==> amber: inputs <==
==> flow/design.v <==
`timescale 1ns / 1ps
module display7(clk, seg_number, an_number, seg, an, btnU
    );
    input clk, btnU;
    output reg [7:0] seg;
    output reg [3:0] an;
    input wire [3:0] seg_number;
    input wire [1:0] an_number;
    always @ (*)
    begin 
        case(seg_number)
            4'h0: seg = 8'b11000000;
            4'h1: seg = 8'b11111001;
            4'h2: seg = 8'b10100100;
            4'h3: seg = 8'b10110000;
            4'h4: seg = 8'b10011001;
            4'h5: seg = 8'b10010010;
            4'h6: seg = 8'b10000010;
            4'h7: seg = 8'b11111000;
            4'h8: seg = 8'b10000000;
            4'h9: seg = 8'b10010000;
            default: seg = 8'b00000000;
        endcase
        case(an_number)
            2'b00: an = 4'b0111;
            2'b01:
            begin
            an = 4'b1011;
            seg[7] = 0;
            end
            2'b10: an = 4'b1101;
            2'b11: an = 4'b1110;
            default: an = 4'b0000;
        endcase
     end 
endmodule
`timescale 1ns / 1ps
module notes(clk, rst, speaker, signal
    );
    input clk;
    input rst;
    input [1:0] signal;
    output reg speaker;
    reg [3:0] seg_number;
    reg [1:0] an_number;
    reg [7:0] counter;
    always @(posedge clk)
    begin
        if (rst)
        begin
            counter <= 0;
            speaker <= 0;
        end
        else if (signal == 2'b00)
        begin
            counter <= 0;
            speaker <= 0;
        end  
        else if (signal == 2'b01)
        begin
            if(counter==55) counter <= 0; else counter <= counter+1;
            speaker <= counter[5];
        end
        else  
        begin
            if(counter==221) counter <= 0; else counter <= counter+1;
            speaker <= counter[7];
        end
    end
endmodule
`timescale 1ns / 1ps
module randomNumber #(parameter BITS = 5)(
    input clk,
    input rst,
    output reg [4:0] data
    );
   reg [4:0] data_next;
   always @* begin
    data_next[4] = data[4]^data[1];
    data_next[3] = data[3]^data[0];
    data_next[2] = data[2]^data_next[4];
    data_next[1] = data[1]^data_next[3];
    data_next[0] = data[0]^data_next[2];
   end
   always @(posedge clk) begin
    if(rst)
        data <= 5'h1f;
    else
        data <= data_next;
   end
endmodule
`timescale 1ns / 1ps
module clock_1hz(clk, rst, clk_1hz
    );
    input clk;
    input rst;
    output clk_1hz;
    reg clk_1hz;
    reg [12:0] counter;
    always @ (posedge clk)
        if (rst)
            begin
                counter <= 0;
                clk_1hz <= 0;
            end
        else if (counter == 13'd4999)
            begin
                counter <= 0;
                clk_1hz <= 1;
            end
        else
            begin
                clk_1hz <= 0;
                counter <= counter + 1;
            end    
endmodule
`timescale 1ns / 1ps
module clock_500hz(clk, rst, clk_500hz
    );
    input clk;
    input rst;
    output clk_500hz;
    reg clk_500hz;
    reg [3:0] counter;
    always @ (posedge clk)
        begin
            if (rst)
            begin
                counter <= 0;
                clk_500hz <= 0;
            end
            else if (counter == 4'd9)
            begin
                counter <= 0;
                clk_500hz <= 1;
            end
            else
            begin
                clk_500hz <= 0;
                counter <= counter + 1;
            end    
        end
endmodule
`timescale 1ns / 1ps
module bopit(clk, rst, btnR, btnD, btnL, btnU, btnS, sw, seg, an, led, speaker 
    );
    input clk;
    input rst;
    input btnR, btnS, btnD, btnU, btnL;
    input [7:0] sw;
    output reg [7:0] led;
    output [7:0] seg;
    output [3:0] an;
    reg [3:0] seg_number;
    reg [1:0] an_number;
    wire clk_1hz;  
    wire clk_500hz;  
    wire [4:0] randomBop;  
    output wire speaker;
    reg [1:0] signal;  
    reg [7:0] ledCode;
    reg [3:0] bopCode; 
    reg [3:0] ones_seconds;
    reg [3:0] tens_seconds;
    reg [3:0] ones_score;
    reg [3:0] tens_score;
    integer an_toggle;
    integer an_index;
    integer gameOn;
    integer command_type;
    integer command_number;
    integer roundWon;
    integer roundDelay;
    integer fail_count;
    notes bop_notes(
        .clk(clk),
        .rst(rst),
        .signal(signal),
        .speaker(speaker)
    );
    randomNumber randomNum (
        .clk(clk),
        .rst(rst),
        .data(randomBop)
    );
    clock_1hz clock_1 (
		.clk(clk), 
		.rst(rst),
		.clk_1hz(clk_1hz)
	);
    clock_500hz clock_500 (
        .clk(clk),
        .rst(rst),
        .clk_500hz(clk_500hz)
    );
    display7 segmentDisplay (
            .clk(clk), 
            .seg_number(seg_number), 
            .an_number(an_number), 
            .seg(seg), 
            .an(an), 
            .btnU(btnU) 
    );
    always @ (posedge clk)
    if (rst)
    begin
        ones_seconds <= 0;
        tens_seconds <= 0;
        command_type <= 10;
        command_number <= 8;
        an_toggle <= 0;
        an_index <= 0;
        ones_score <= 0;
        tens_score <= 0;
        bopCode <= 0;
        ledCode <= 0;
        gameOn <= 1;
        roundWon <= 0;
        roundDelay <= 0;
        signal <= 0;
        fail_count <= 0;
        seg_number <= 0;
        an_number <= 0;
        led <= 0;
    end
    else
    begin
        if (btnS)
        begin
            roundWon <= 0;
            roundDelay <= 0;
            gameOn <= 1;
            ones_score <= 0;
            tens_score <= 0;
            ones_seconds <= 0;
            tens_seconds <= 0;
            bopCode <= randomBop % 12;
            fail_count <= 0;
        end
        if (!roundWon)
        begin
        case(bopCode)
            0:
            begin  
                if (sw[0])
                begin
                    roundWon <= 1;
                end
                else if(sw[7:0] || btnU || btnL || btnD || btnR)
                begin
                    gameOn <= 0;
                end
            end
            1:
            begin  
                if (sw[1])
                begin
                    roundWon <= 1;
                end
                else if(sw[7:0] || btnU || btnL || btnD || btnR)
                begin
                    gameOn <= 0;
                end
            end
            2:
            begin  
                if (sw[2])
                begin
                    roundWon <= 1;
                end
                else if(sw[7:0] || btnU || btnL || btnD || btnR)
                begin
                    gameOn <= 0;
                end
            end
            3:
            begin  
                if (sw[3])
                begin
                    roundWon <= 1;
                end
                else if(sw[7:0] || btnU || btnL || btnD || btnR)
                begin
                    gameOn <= 0;
                end
            end
            4:
            begin  
                if (sw[4])
                begin
                    roundWon <= 1;
                end
                else if(sw[7:0] || btnU || btnL || btnD || btnR)
                begin
                    gameOn <= 0;
                end
            end
            5:
            begin  
                if (sw[5])
                begin
                    roundWon <= 1;
                end
                else if(sw[7:0] || btnU || btnL || btnD || btnR)
                begin
                    gameOn <= 0;
                end
            end
            6:
            begin  
                if (sw[6])
                begin
                    roundWon <= 1;
                end
                else if(sw[7:0] || btnU || btnL || btnD || btnR)
                begin
                    gameOn <= 0;
                end
            end
            7:
            begin  
                if (sw[7])
                begin
                    roundWon <= 1;
                end
                else if(sw[7:0] || btnU || btnL || btnD || btnR)
                begin
                    gameOn <= 0;
                end
            end
            8:
            begin  
                if (btnU)
                begin
                    roundWon <= 1;
                end
                else if(sw[7:0] || btnU || btnL || btnD || btnR)
                begin
                    gameOn <= 0;
                end
            end
            9:
            begin  
                if (btnR)
                begin
                    roundWon <= 1;
                end
                else if(sw[7:0] || btnU || btnL || btnD || btnR)
                begin
                    gameOn <= 0;
                end
            end
            10:
            begin  
                if (btnD)
                begin
                    roundWon <= 1;
                end
                else if(sw[7:0] || btnU || btnL || btnD || btnR)
                begin
                    gameOn <= 0;
                end
            end
            11:
            begin  
                if (btnL)
                begin
                    roundWon <= 1;
                end
                else if(sw[7:0] || btnU || btnL || btnD || btnR)
                begin
                    gameOn <= 0;
                end
            end
        endcase
        end
        if (clk_1hz && gameOn)
        begin
            if (roundWon)
            begin
                if (roundDelay == 0)
                    signal <= 1;
                if (roundDelay == 1)
                    signal <= 0;
                if (roundDelay == 3)
                begin
                    roundWon <= 0;
                    roundDelay <= 0;
                    bopCode <= randomBop % 12;
                    if (ones_score == 4'b1001)
                    begin
                       ones_score <= 0; 
                       tens_score <= tens_score + 1;
                    end
                    else
                    begin
                       ones_score <= ones_score + 1;
                    end
                end
                else
                begin
                    roundDelay <= roundDelay + 1;
                end
                   ones_seconds <= 0;
                   tens_seconds <= 0;
            end
            else
            begin 
                ones_seconds <= ones_seconds + 1;
                if (ones_seconds == 4'b1001)
                begin
                    ones_seconds <= 0; 
                    tens_seconds <= tens_seconds + 1;
                end
            end
        end
        if (tens_seconds == 4'b0001)
        begin
            ones_seconds <= 0;
            tens_seconds <= 0;
            gameOn <= 0;
        end
        if (clk_500hz && gameOn)  
        begin
            an_index <= an_toggle % 4;
            case(an_index)
                0:
                begin
                    if (bopCode > 4'b0111)  
                    begin
                        seg_number <= 4'b1000;
                        ledCode <= 8'b00000000;
                        led [7:0] <= ledCode [7:0];
                    end
                    else  
                    begin
                        seg_number <= 4'b0101;
                        ledCode <= 8'b00000001 << (bopCode % 8);
                        led [7:0] <= ledCode [7:0];
                    end
                    an_number <= an_index;
                end
                1:
                begin
                    seg_number <= bopCode % 8; 
                    an_number <= an_index;
                end
                2:
                begin
                    seg_number <= tens_seconds;
                    an_number <= an_index;
                end
                3:
                begin
                    seg_number <= ones_seconds;
                    an_number <= an_index;                  
                end
                default:
                begin
                    seg_number <= 0;
                    an_number <= 0;
                end
            endcase
            an_toggle <= an_toggle + 1;
        end
        else if (clk_500hz && !gameOn)
        begin
            if (fail_count != 500)
            begin
                signal <= 2;
                fail_count <= fail_count + 1;
            end
            if (fail_count == 500)
                signal <= 0;
            an_index <= an_toggle % 4;
            case(an_index)
                0:
                begin
                    seg_number <= 0;
                    an_number <= an_index;
                end
                1:
                begin
                    seg_number <= 0;
                    an_number <= an_index;
                end
                2:
                begin
                    seg_number <= tens_score;
                    an_number <= an_index;
                end
                3:
                begin
                    seg_number <= ones_score;
                    an_number <= an_index;                  
                end
                default:
                begin
                    seg_number <= 0;
                    an_number <= 0;
                end
            endcase
            an_toggle <= an_toggle + 1;
        end
    end
endmodule
==> flow/run.sh <==
#!/bin/bash
# the make line also repeats each setting of config.mk as NAME=value (left out here)
make -C /OpenROAD-flow-scripts/flow DESIGN_CONFIG=/design/flow/config.mk WORK_HOME=/design/flow/orfs CLKGATE_MAP_FILE= finish
==> flow/config.mk <==
export PLATFORM = sky130hd
export DESIGN_NAME = bopit
export DESIGN_NICKNAME = bopit
export VERILOG_FILES = /design/flow/design.v
export SDC_FILE = /design/flow/constraint.sdc
export NUM_CORES = 4
export LEC_CHECK = 0
export CAP_MARGIN = 15
export CELL_PAD_IN_SITES_GLOBAL_PLACEMENT = 0
export CORE_MARGIN = 2
export CORE_UTILIZATION = 72
export CTS_CLUSTER_DIAMETER = 313
export GPL_ROUTABILITY_DRIVEN = 0
export MIN_ROUTING_LAYER = met1
export PLACE_DENSITY = 0.38
export SLEW_MARGIN = 20
==> flow/constraint.sdc <==
create_clock -name core_clock -period 2.6 [get_ports {clk}]
set_input_delay 0.5200 -clock core_clock [delete_from_list [all_inputs] [get_ports {clk}]]
set_output_delay 0.5200 -clock core_clock [all_outputs]
set_load 0.01 [all_outputs]
==> inputs of garnet, as changes to amber <==
ABC_AREA = 1   (was not set)
CAP_MARGIN = 20   (was 15)
CELL_PAD_IN_SITES_GLOBAL_PLACEMENT = not set   (was 0)
CTS_CLUSTER_DIAMETER = not set   (was 313)
CTS_CLUSTER_SIZE = 71   (was not set)
GPL_ROUTABILITY_DRIVEN = not set   (was 0)
MIN_ROUTING_LAYER = not set   (was met1)
PLACE_DENSITY = 0.36   (was 0.38)
SETUP_SLACK_MARGIN = 0.28   (was not set)
==> flow/constraint.sdc (replaced) <==
create_clock -name core_clock -period 2.24 [get_ports {clk}]
set_input_delay 0.4480 -clock core_clock [delete_from_list [all_inputs] [get_ports {clk}]]
set_output_delay 0.4480 -clock core_clock [all_outputs]
set_load 0.01 [all_outputs]
==> flow_summary.ini <==
; implementation run metrics
[outcome]
status = complete, no violations

[pwr]
cellPowerDensity_nw_per_um2 = 690
switching_power_uw = 2670
p_seq_uw = 4600

[cells_and_area]
buffers = 91

[place]
postPlaceCellArea_um2 = 13500

[logic_synthesis]
ys_cells = 1883
synth_area_um2 = 13000

[die]
die_h_um = 138

[final_timing]
hold_ws_ns = 0.312

[route]
drt-total-wl_um = 35200
The numbers above come from garnet.

==> flow_summary.ini <==
; implementation run metrics
[cells_and_area]
buffers = 111

[logic_synthesis]
ys_cells = 1375
synth_area_um2 = 11700

[outcome]
violatedChecks = negative setup slack
status = finished with violations

[route]
drt-total-wl_um = 28100

[pwr]
p_seq_uw = 3960
cellPowerDensity_nw_per_um2 = 637
switching_power_uw = 2090

[die]
die_h_um = 131

[final_timing]
setup-violations-final = 2
fin_ws_ns = -0.0328
hold_ws_ns = 0.447

[place]
postPlaceCellArea_um2 = 12600
The numbers above come from amber.



==> run a <==
RTL: the design.v shown in full above, as it stands there.
Settings: LEC_CHECK=0, CAP_MARGIN=20, CORE_MARGIN=2, CORE_UTILIZATION=72, MAX_ROUTING_LAYER=met4, SETUP_SLACK_MARGIN=1.07, SLEW_MARGIN=20; clock period 7.48 ns.
run.sh (not shown) runs the stock make flow with config.mk's settings and CLKGATE_MAP_FILE=.
==> run b (differences from run a) <==
--- a/flow/config.mk
+++ b/flow/config.mk
@@ -8,6 +8,4 @@
 export CAP_MARGIN = 20
 export CORE_MARGIN = 2
-export CORE_UTILIZATION = 72
-export MAX_ROUTING_LAYER = met4
-export SETUP_SLACK_MARGIN = 1.07
+export CORE_UTILIZATION = 16
 export SLEW_MARGIN = 20
==> flow/constraint.sdc (replaced) <==
create_clock -name core_clock -period 3.93 [get_ports {clk}]
set_input_delay 0.7860 -clock core_clock [delete_from_list [all_inputs] [get_ports {clk}]]
set_output_delay 0.7860 -clock core_clock [all_outputs]
set_load 0.01 [all_outputs]
==> run c (differences from run a) <==
--- a/flow/config.mk
+++ b/flow/config.mk
@@ -8,6 +8,4 @@
 export CAP_MARGIN = 20
 export CORE_MARGIN = 2
-export CORE_UTILIZATION = 72
-export MAX_ROUTING_LAYER = met4
-export SETUP_SLACK_MARGIN = 1.07
+export CORE_UTILIZATION = 40
 export SLEW_MARGIN = 20
==> flow/constraint.sdc (replaced) <==
create_clock -name core_clock -period 10.0 [get_ports {clk}]
set_input_delay 2.0000 -clock core_clock [delete_from_list [all_inputs] [get_ports {clk}]]
set_output_delay 2.0000 -clock core_clock [all_outputs]
set_load 0.01 [all_outputs]
==> run d (differences from run a) <==
--- a/flow/config.mk
+++ b/flow/config.mk
@@ -6,8 +6,9 @@
 export NUM_CORES = 4
 export LEC_CHECK = 0
+export ABC_AREA = 1
 export CAP_MARGIN = 20
 export CORE_MARGIN = 2
-export CORE_UTILIZATION = 72
-export MAX_ROUTING_LAYER = met4
-export SETUP_SLACK_MARGIN = 1.07
+export CORE_UTILIZATION = 70
+export CTS_CLUSTER_DIAMETER = 190
+export CTS_CLUSTER_SIZE = 24
 export SLEW_MARGIN = 20
==> flow/constraint.sdc (replaced) <==
create_clock -name core_clock -period 2.19 [get_ports {clk}]
set_input_delay 0.4380 -clock core_clock [delete_from_list [all_inputs] [get_ports {clk}]]
set_output_delay 0.4380 -clock core_clock [all_outputs]
set_load 0.01 [all_outputs]
==> out/qor.yml <==
min_path:
  worstHoldPathCells: 3
yosys:
  postSynthNetCount: 1920
  most_common_cell_in_the_netlist: "sky130_fd_sc_hd__nand2_1"
  syn-instance-count: 1883
  synth-area-yosys_sq_mm: 0.0130
status:
  outcome: "no timing/DRC/antenna violations"
cells_and_area:
  final_cells: 2129
power_and_ir_drop:
  internal_power_mw: 6.25
critical_path:
  timing.setup.critical_path_class: "flip-flop to output pin"
(the above is from run d)
==> out/qor.yml <==
power_and_ir_drop:
  internal_power_mw: 4.26
detailed_routing:
  drtPass1Iterations: 5
yosys:
  synth-area-yosys_sq_mm: 0.0117
  syn-instance-count: 1375
  most_common_cell_in_the_netlist: "sky130_fd_sc_hd__dfxtp_1"
status:
  outcome: "no timing/DRC/antenna violations"
critical_path:
  timing.setup.critical_path_class: "flip-flop to flip-flop"
min_path:
  worstHoldPathCells: 2
(the above is from run b)
==> out/qor.yml <==
status:
  outcome: "no timing/DRC/antenna violations"
min_path:
  worstHoldPathCells: 2
yosys:
  synth-area-yosys_sq_mm: 0.0117
  postSynthNetCount: 1412
  most_common_cell_in_the_netlist: "sky130_fd_sc_hd__dfxtp_1"
  syn-instance-count: 1375
cells_and_area:
  final_cells: 1608
critical_path:
  timing.setup.critical_path_class: "flip-flop to flip-flop"
(the above is from run a)
==> out/qor.yml <==
cells_and_area:
  area_of_the_multi_input_gates_sq_mm: 0.00628
power_and_ir_drop:
  internal_power_mw: 1.68
grt:
  grtUsageMet2_pct: 27.1
critical_path:
  timing.setup.critical_path_class: "primary input to flip-flop"
placed_design:
  dp_hpwl_um: 16800
yosys:
  synth-area-yosys_sq_mm: 0.0117
  netlist_top_cells_count: "248 x sky130_fd_sc_hd__dfxtp_1, 161 x sky130_fd_sc_hd__nand2_1, 121 x sky130_fd_sc_hd__nor2_1"
  syn-instance-count: 1375
  synth_area_sq_mm: 0.0117
  postSynthNetCount: 1412
min_path:
  worstHoldPathCells: 1
status:
  outcome: "no timing/DRC/antenna violations"
(the above is from run c)
